## exp/lagoon
// cordic
module cordic (
    input clk,
    input rst_n,
    input start,
    input [15:0] angle,
    output reg [15:0] cos,
    output reg [15:0] sin
);
    reg [15:0] sampled_angle;
    reg [15:0] inner_angle;
    reg working;
    reg [3:0] state;
    wire [15:0] ei_radian;
    wire [15:0] tanei;
    wire [15:0] new_inner_angle;
    wire [15:0] new_sin;
    wire [15:0] new_cos;
    wire neg;
    always@(posedge clk or negedge rst_n) begin
        if (!rst_n == 1'b1) begin
            sampled_angle <= 16'b0;
        end
        else begin
            if (start == 1'b1) begin
                sampled_angle <= angle;
            end
            else begin
                sampled_angle <= sampled_angle;
            end
        end
    end
    always@(posedge clk or negedge rst_n) begin
        if (!rst_n == 1'b1) begin
            inner_angle <= 16'b0;
        end
        else begin
            if (start == 1'b1) begin
                inner_angle <= 16'b0;
            end
            else begin
                inner_angle <= new_inner_angle;
            end
        end
    end
    always@(posedge clk or negedge rst_n) begin
        if (!rst_n == 1'b1) begin
            working <= 1'b0;
        end
        else begin
            if (start == 1'b1) begin
                working <= 1'b1;
            end
            else begin
                if (state == 4'b1111) begin
                    working <= 1'b0;
                end
                else begin
                    working <= working;
                end
            end
        end
    end
    always@(posedge clk or negedge rst_n) begin
        if (!rst_n == 1'b1) begin
            state <= 4'b0;
        end
        else begin
            if (start == 1'b1) begin
                state <= 4'b0;
            end
            else begin
                if (working == 1'b0) begin
                    state <= 4'b0;
                end
                else begin
                    state <= state + 1;
                end
            end
        end
    end
    always@(posedge clk or negedge rst_n) begin
        if (!rst_n == 1'b1) begin
            sin <= 16'b0;
        end
        else begin
            if (start == 1'b1) begin
                sin <= 16'b0;
            end
            else begin
  ...
Size in the first run: ~1,900 cells after synthesis, ~69 flip-flops, ~51 I/O pins, roughly 17,000 um2 of cells after synthesis.
clock: 8.62 ns
lec_check: 0
abc_area: 1
cap_margin: 20
core_margin: 2
core_utilization: 72
cts_cluster_diameter: 258
cts_cluster_size: 72
hold_slack_margin: 0.27
place_density_lb_addon: 0.0
setup_slack_margin: -0.81
slew_margin: 20
run.sh (not shown) runs the stock make flow with config.mk's settings and CLKGATE_MAP_FILE=.
In exp/lagoon the implementation ran to completion but is not tape-out ready, as the final checks report negative setup slack.
Input changes introduced in exp/quartz (baseline for comparison: exp/lagoon):
- clearing HOLD_SLACK_MARGIN, which used to be 0.27
- clearing CTS_CLUSTER_DIAMETER, which used to be 258
- swapping 8.62 for 10.5 in the clock period (ns, I/O delays scaled along)
[summary]
- Comparing the two runs side by side, exp/quartz comes out ahead of exp/lagoon on cell area.
- On exp/quartz: portion of total power attributed to combinational logic is 2.9 points lower than what exp/lagoon gave.
- The final report for exp/quartz shows a completed flow and a layout that fails verification, specifically negative setup slack.
- Delta (exp/quartz minus exp/lagoon): basic-gate share of the synthesized area counting and, or, nand and nor cells essentially unchanged, slew at the pin closest to its max-slew limit held steady, power density of the placed cells dropped 20%.
- exp/quartz vs. exp/lagoon: post-route non-filler standard cell count fell 0.85%; utilization fell 1.0 points; total routing usage reported by global routing rose 0.41 points.
> inputs changed (exp/quartz -> exp/xenon)
- a deleted ABC_AREA that had been 1
- a change of CORE_UTILIZATION from 72 to 15
- a deleted PLACE_DENSITY_LB_ADDON that had been 0.0
- a deleted SETUP_SLACK_MARGIN that had been -0.81
- a deleted CTS_CLUSTER_SIZE that had been 72
- a change of the clock period (ns, I/O delays scaled along) from 10.5 to 20.4
==> results <==
The global-route usage of exp/xenon is lower than that of exp/quartz.
exp/xenon: flow completed, timing, DRC and antenna clean
[compare] base=exp/quartz new=exp/xenon: number of nets in the layout shrank by about 13%, register-to-register slack grew by 7930 ps, growth of design area from synthesis to finish shrank by 6.7 points, via count shrank by about 14%.
As of exp/xenon, routed wire length had fallen by more than 10% compared to exp/quartz.
Worst voltage drop across the vdd grid improves in exp/xenon relative to exp/quartz.
What exp/amber does differently from exp/xenon at the input level:
- swapping 15 for 40 in CORE_UTILIZATION
- swapping 20.4 for 16.0 in the clock period (ns, I/O delays scaled along)
[summary]
Portion of the clock cycle consumed by the worst path in the final layout was higher in the run labelled exp/amber.
Slowest cell on the critical path: sky130_fd_sc_hd__dfrtp_1 -> exp/xenon, sky130_fd_sc_hd__fa_1 -> exp/amber
Sort exp/xenon and exp/amber by sequential share of layout area, descending, and exp/amber comes first.
The run showing the smaller average wire per cell in the routed design is exp/xenon.
Depth of the worst register-to-register path delta for exp/amber relative to exp/xenon: 1 lower

The RTL this note starts from:
==> flow/design.v <==
module fa(
    input a,
    input b,
    input cin,
    output s,
    output cout
);
    assign s = a ^ b  ^ cin;
    assign cout = (a & b) ^ (cin & (a ^ b));
endmodule
module ha(
    input a,
    input b,
    output s,
    output cout
);
    assign s = a ^ b;
    assign cout = a & b;
endmodule
module basic_unit_ha_and(
    input in_x,
    input in_a,
    input in_b,
    output s,
    output cout
);
    wire in_y;
    assign in_y = in_a & in_b;
    assign s = in_x ^ in_y;
    assign cout = in_x & in_y;
endmodule
module basic_unit_fa_and(
    input in_x,
    input in_a,
    input in_b,
    input cin,
    output s,
    output cout
);
    wire in_y;
    assign in_y = in_a & in_b;
    assign s = in_x ^ in_y ^ cin;
    assign cout = (in_x & in_y) ^ (cin & (in_x ^ in_y));
endmodule
module adder_16bit(
    input   [15:0] a,
    input   [15:0] b,
    output  [15:0] out
);
    wire [15:0] s;
    wire [15:0] cout;
    ha i_ha_0 (.a(a[0]), .b(b[0]), .s(s[0]), .cout(cout[0]));
    generate 
        genvar i_adder;
        for(i_adder=1; i_adder<16; i_adder=i_adder+1) begin: adder_for_bits
            fa i_fa (.a(a[i_adder]), .b(b[i_adder]), .cin(cout[i_adder-1]), .s(s[i_adder]), .cout(cout[i_adder]));
        end
    endgenerate
    assign out[15:0] = s[15:0];
endmodule
module lut(
    input [3:0] index,
    output reg [15:0] ei_radian,
    output reg [15:0] tanei
);
    always@(*)
    begin
        case(index)
        4'b0000: begin
            ei_radian = 16'b0000000000000000;
            tanei = 16'h0000;
        end
        4'b0001: begin
            ei_radian = 16'b0110010010000111;
            tanei = 16'h8000;
        end
        4'b0010: begin
            ei_radian = 16'b0011101101011000;
            tanei = 16'h4000;
        end
        4'b0011: begin
            ei_radian = 16'b0001111101011011;
            tanei = 16'h2000;
        end
        4'b0100: begin
            ei_radian = 16'b0000111111101010;
            tanei = 16'h1000;
        end
        4'b0101: begin
            ei_radian = 16'b0000011111111101;
            tanei = 16'h0800;
        end
        4'b0110: begin
            ei_radian = 16'b0000001111111111;
            tanei = 16'h0400;
        end
        4'b0111: begin
            ei_radian = 16'b0000000111111111;
            tanei = 16'h0200;
        end
        4'b1000: begin
            ei_radian = 16'b0000000011111111;
            tanei = 16'h0100;
        end
        4'b1001: begin
            ei_radian = 16'b0000000001111111;
            tanei = 16'h0080;
        end
        4'b1010: begin
            ei_radian = 16'b0000000000111111;
            tanei = 16'h0040;
        end
        4'b1011: begin
            ei_radian = 16'b0000000000011111;
            tanei = 16'h0020;
        end
        4'b1100: begin
            ei_radian = 16'b0000000000001111;
            tanei = 16'h0010;
        end
        4'b1101: begin
            ei_radian = 16'b0000000000000111;
            tanei = 16'h0008;
        end
        4'b1110: begin
            ei_radian = 16'b0000000000000011;
            tanei = 16'h0004;
        end
        4'b1110: begin
            ei_radian = 16'b0000000000000001;
            tanei = 16'h0002;
        end
        default: begin
            ei_radian = 16'b0000000000000000;
            tanei = 16'h0000;
        end
        endcase
    end
endmodule
module add_or_sub_unit(
    input neg,
    input [15:0] ei_radian,
    input [15:0] inner_angle,
    output [15:0] new_inner_angle
);
    wire [15:0] signed_ei_radian;
    assign signed_ei_radian = neg ? {{~{ei_radian}+1}} : ei_radian;
    adder_16bit i_adder_16b_0 (.a(signed_ei_radian), .b(inner_angle), .out(new_inner_angle));
endmodule
module unsigned_unit_first_line(
    input [15:0] in_a,
    input  in_b,
    output [15:0] s
);
    generate
        genvar i_and;
        for(i_and=0;i_and<16;i_and=i_and+1) begin: unsigned_unit_second_line_generate
            assign s[i_and] = in_a[i_and] & in_b;
        end
    endgenerate
endmodule
module unsigned_unit_second_line(
    input [15:0] in_x,
    input [15:0] in_a,
    input  in_b,
    output [15:0] s,
    output [15:0] cout
);
    generate
        genvar i_buh;
        for(i_buh=0;i_buh<16;i_buh=i_buh+1) begin: unsigned_unit_second_line_generate
            basic_unit_ha_and   i_buha  (.in_x(in_x[i_buh]), .in_a(in_a[i_buh]), .in_b(in_b), .s(s[i_buh]), .cout(cout[i_buh]));
        end
    endgenerate
endmodule
module unsigned_unit_line(
    input [15:0] in_x,
    input [15:0] in_a,
    input  in_b,
    input [15:0] cin,
    output [15:0] s,
    output [15:0] cout
);
    generate
        genvar i_buf;
        for(i_buf=0;i_buf<16;i_buf=i_buf+1) begin: unsigned_unit_second_line_generate
            basic_unit_fa_and   i_bufa  (.in_x(in_x[i_buf]), .in_a(in_a[i_buf]), .in_b(in_b), .cin(cin[i_buf]), .s(s[i_buf]), .cout(cout[i_buf]));
        end
    endgenerate
endmodule
module multiply_and_add_unit(
    input [15:0] in,
    input [15:0] a,
    input [15:0] b,
    input neg,
    output [15:0] out
);
    wire [15:0] s_line [15:0];
    wire [15:0] cout_line [15:1];
    unsigned_unit_first_line    i_bul_0 (.in_a(a), .in_b(b[0]), .s(s_line[0]));
    unsigned_unit_second_line   i_bul_1 (.in_x({1'b0, s_line[0][15:1]}), .in_a(a), .in_b(b[1]), .s(s_line[1]), .cout(cout_line[1]));
    unsigned_unit_line          i_bul_2 (.in_x({1'b0, s_line[1][15:1]}), .in_a(a), .in_b(b[2]), .cin(cout_line[1]), .s(s_line[2]), .cout(cout_line[2]));
    generate
        genvar i_bul_mac;
        for(i_bul_mac=2;i_bul_mac<16;i_bul_mac=i_bul_mac+1) begin: unsigned_unit_line_generate
            unsigned_unit_line  i_bul_mac_unit (.in_x({1'b0, s_line[i_bul_mac-1][15:1]}), .in_a(a), .in_b(b[i_bul_mac]), .cin(cout_line[i_bul_mac-1]), .s(s_line[i_bul_mac]), .cout(cout_line[i_bul_mac]));
        end
    endgenerate
    wire [31:0] product_32b;
    generate
        genvar i_s;
        for(i_s=0;i_s<16;i_s=i_s+1) begin: unsigned_output_low_generate
            assign product_32b[i_s] = s_line[i_s][0];
        end
    endgenerate
    adder_16bit i_adder_16b_0 (.a({s_line[15][15:0]}), .b(cout_line[15]), .out(product_32b[31:16]));
    wire [15:0] pos_or_neg;
    assign pos_or_neg = neg ? {{~{product_32b[31:16]}+1}} : {product_32b[31:16]};
    adder_16bit i_adder_16b_1 (.a(in), .b(pos_or_neg), .out(out));
endmodule
module cordic (
    input clk,
    input rst_n,
    input start,
    input [15:0] angle,
    output reg [15:0] cos,
    output reg [15:0] sin
);
    reg [15:0] sampled_angle;
    reg [15:0] inner_angle;
    reg working;
    reg [3:0] state;
    wire [15:0] ei_radian;
    wire [15:0] tanei;
    wire [15:0] new_inner_angle;
    wire [15:0] new_sin;
    wire [15:0] new_cos;
    wire neg;
    always@(posedge clk or negedge rst_n) begin
        if (!rst_n == 1'b1) begin
            sampled_angle <= 16'b0;
        end
        else begin
            if (start == 1'b1) begin
                sampled_angle <= angle;
            end
            else begin
                sampled_angle <= sampled_angle;
            end
        end
    end
    always@(posedge clk or negedge rst_n) begin
        if (!rst_n == 1'b1) begin
            inner_angle <= 16'b0;
        end
        else begin
            if (start == 1'b1) begin
                inner_angle <= 16'b0;
            end
            else begin
                inner_angle <= new_inner_angle;
            end
        end
    end
    always@(posedge clk or negedge rst_n) begin
        if (!rst_n == 1'b1) begin
            working <= 1'b0;
        end
        else begin
            if (start == 1'b1) begin
                working <= 1'b1;
            end
            else begin
                if (state == 4'b1111) begin
                    working <= 1'b0;
                end
                else begin
                    working <= working;
                end
            end
        end
    end
    always@(posedge clk or negedge rst_n) begin
        if (!rst_n == 1'b1) begin
            state <= 4'b0;
        end
        else begin
            if (start == 1'b1) begin
                state <= 4'b0;
            end
            else begin
                if (working == 1'b0) begin
                    state <= 4'b0;
                end
                else begin
                    state <= state + 1;
                end
            end
        end
    end
    always@(posedge clk or negedge rst_n) begin
        if (!rst_n == 1'b1) begin
            sin <= 16'b0;
        end
        else begin
            if (start == 1'b1) begin
                sin <= 16'b0;
            end
            else begin
                if (working == 1'b0) begin
                    sin <= sin;
                end
                else begin
                    sin <= new_sin;
                end
            end
        end
    end
    always@(posedge clk or negedge rst_n) begin
        if (!rst_n == 1'b1) begin
            cos <= 16'b0;
        end
        else begin
            if (start == 1'b1) begin
                cos <= 16'b0100110110111010;
            end
            else begin
                if (working == 1'b0) begin
                    cos <= cos;
                end
                else begin
                    cos <= new_cos;
                end
            end
        end
    end
    lut i_lut_0 (.index(state), .ei_radian(ei_radian),  .tanei(tanei));
    assign neg = (inner_angle <= sampled_angle) ? 0 : 1;
    add_or_sub_unit i_aoru (.neg(neg), .ei_radian(ei_radian), .inner_angle(inner_angle), .new_inner_angle(new_inner_angle));
    multiply_and_add_unit i_mac_cos (.in(cos), .a(tanei), .b(sin), .neg(~neg), .out(new_cos));
    multiply_and_add_unit i_mac_sin (.in(sin), .a(tanei), .b(cos), .neg(neg), .out(new_sin));
endmodule
Settings: LEC_CHECK=0, CAP_MARGIN=35, CORE_ASPECT_RATIO=1.45, CORE_MARGIN=2, CORE_UTILIZATION=40, GPL_ROUTABILITY_DRIVEN=0, GPL_TIMING_DRIVEN=0, HOLD_SLACK_MARGIN=0.11, MAX_ROUTING_LAYER=met4, MIN_ROUTING_LAYER=met2, SETUP_SLACK_MARGIN=2.44, SLEW_MARGIN=20; clock period 16.0 ns.
==> next run, changes <==
Settings changed: ABC_AREA set to 1, CAP_MARGIN 35 to 20, CORE_ASPECT_RATIO 1.45 to 2.0, CTS_CLUSTER_DIAMETER set to 331, CTS_CLUSTER_SIZE set to 99, GPL_ROUTABILITY_DRIVEN 0 to unset, GPL_TIMING_DRIVEN 0 to unset, HOLD_SLACK_MARGIN 0.11 to unset, MAX_ROUTING_LAYER met4 to unset, MIN_ROUTING_LAYER met2 to unset, SETUP_SLACK_MARGIN 2.44 to unset, TNS_END_PERCENT set to 5.
The changed run completed with no timing, DRC or antenna violations.
Non-clock buffer count drops by 174.
Final area goes down by about 14%.
Sequential power went down by 6.6%.
==> next run, changes <==
Settings changed: ABC_AREA 1 to 0, CORE_ASPECT_RATIO 2.0 to 0.5, CTS_CLUSTER_DIAMETER 331 to 160, SETUP_SLACK_MARGIN set to -0.16, TNS_END_PERCENT 5 to 100.
=> Routed wire length shrinks by 7.6%; worst setup slack loses 0.16 ns; critical path depth stays the same; final area is higher by 5.1%; clock skew stays flat; global-route usage fell by 3.2 points; maximum frequency is lower by 1.0%; sequential power went up by 24%; die size rises by 5.8%; sequential share of layout area drops by 0.47 points; core utilization falls by 0.45 points.
==> next run, changes <==
Settings changed: ABC_AREA 0 to unset, CORE_ASPECT_RATIO 0.5 to unset, CTS_CLUSTER_DIAMETER 160 to unset, CTS_CLUSTER_SIZE 99 to unset, GPL_ROUTABILITY_DRIVEN set to 0, GPL_TIMING_DRIVEN set to 0, MAX_ROUTING_LAYER set to met4, SETUP_SLACK_MARGIN -0.16 to unset, TNS_END_PERCENT 100 to unset.
Global-route usage rises by 5.4 points.
Wire length grows by a quarter to a third.
Final area rises by a few percent.
Flip-flop count does not change.
Clock power grows by a little under a tenth.
Die size is about the same.
Sequential power decreases by about a fifth.
Worst setup slack is worse by 0.17 ns.
Fmax went down slightly.

job 6057:
// cordic: RTL as listed in full above, without the edits since
Settings: LEC_CHECK=0, ABC_AREA=1, CAP_MARGIN=20, CORE_MARGIN=2, CORE_UTILIZATION=72, CTS_CLUSTER_DIAMETER=228, CTS_CLUSTER_SIZE=74, PLACE_DENSITY_LB_ADDON=0.0, SETUP_SLACK_MARGIN=-0.76, SLEW_MARGIN=20, TNS_END_PERCENT=75; clock period 10.5 ns.
Job 6057 completed end to end; final checks failed (setup timing).
### job 6057 -> job 9249
Settings: clearing TNS_END_PERCENT, which used to be 75; clearing SETUP_SLACK_MARGIN, which used to be -0.76; clearing CTS_CLUSTER_DIAMETER, which used to be 228; clearing ABC_AREA, which used to be 1; swapping 74 for 72 in CTS_CLUSTER_SIZE; swapping 10.5 for 13.1 in the clock period (ns, I/O delays scaled along).
Notes after the runs:
- No crash in job 9249: every stage finished, but the layout fails its final checks due to setup timing.
- Inverter count of the layout excluding clock inverters: job 9249 vs job 6057 down 121
- Job 9249 ends up with a time the final worst path needs with I/O delays and setup that is 0.15 ns higher than in job 6057.
- When the final numbers for job 6057 and job 9249 were put side by side, the cell count listed in synth_stat.txt turned out to be greater in job 6057.
- Job 9249 vs job 6057 on area of the synthesized netlist per yosys stat: job 9249 is the higher one.
Inputs modified between job 9249 and job 3415:
Settings: clearing PLACE_DENSITY_LB_ADDON, which used to be 0.0; clearing CTS_CLUSTER_SIZE, which used to be 72; swapping 72 for 53 in CORE_UTILIZATION; swapping 13.1 for 12.9 in the clock period (ns, I/O delays scaled along).
Results
Of job 9249 and job 3415, none finishes clean.
To summarise job 9249: no stage aborted, but the layout did not pass its checks, failing on setup timing.
What the final checks of job 3415 revealed, after a flow that finished every stage, was a layout that fails on setup timing.
| number of cells in the design after placement | job 3415 vs job 9249 | 118 higher |
Going from job 9249 to job 3415, buffering stage count on the worst path with inverters included decreased by 3 relative to the old numbers, final instance area increased by 170 µm² relative to the old numbers, antenna diode count closely matched the old numbers.
There was hardly any difference in clock buffer and inverter area fraction after layout between job 3415 and job 9249.
Global-route wire length before repair, job 9249 and job 3415: larger value in job 9249
As far as delay of the slowest critical-path stage is concerned, job 9249 and job 3415 perform about the same.
Post-layout utilization of the core: job 3415 vs job 9249 down 21 points
Looking at clock power, job 3415 sits above job 9249.
Comparing job 9249 and job 3415, the lower final critical-path setup slack was measured on job 3415.
In the reports for job 9249 and job 3415, the smaller fmax belongs to job 9249.
[inputs] job 5856 vs job 3415
Settings: CORE_UTILIZATION now 66, was 53; the clock period (ns, I/O delays scaled along) now 13.1, was 12.9.
Notes after the runs:
- On design area, job 3415 loses to job 5856.
- Job 5856 does better than job 3415 on final critical-path required period.
- Compared to job 3415, job 5856 has first-pass GRT wire length 930 µm lower.
- On floorplan die height, the higher figure sits with job 3415, not job 5856.
- Looking at post-route clock period utilization, job 5856 sits below job 3415.
- In job 5856 the implementation ran to completion but is not tape-out ready, as the final checks report setup timing.
## Diff of input files: job 1003 against job 5856
Settings: ABC_AREA now 1, previously not set; CORE_UTILIZATION now 69, was 66; the clock period (ns, I/O delays scaled along) now 20.4, was 13.1.
==> results <==
Job 1003 completed; timing, DRC and antenna clean. Compared with job 5856, job 1003 ends up with a smaller final cell area. Of job 5856 and job 1003, the lower total design power belongs to job 1003. Cmp job 1003 vs job 5856: final critical-path share of the clock period lower in job 1003. Compare job 5856 and job 1003 | final weighted congestion of routability-driven global placement higher: job 1003. [compare] base=job 5856 new=job 1003: mapped cell area lost 5.6%; final core utilization shrank by 3.2 points; smallest hold slack about even; number of standard cells after synthesis now larger. Between job 5856 and job 1003, the fraction of area in registers is lower for job 5856.
Power and IR drop assume default switching activity.
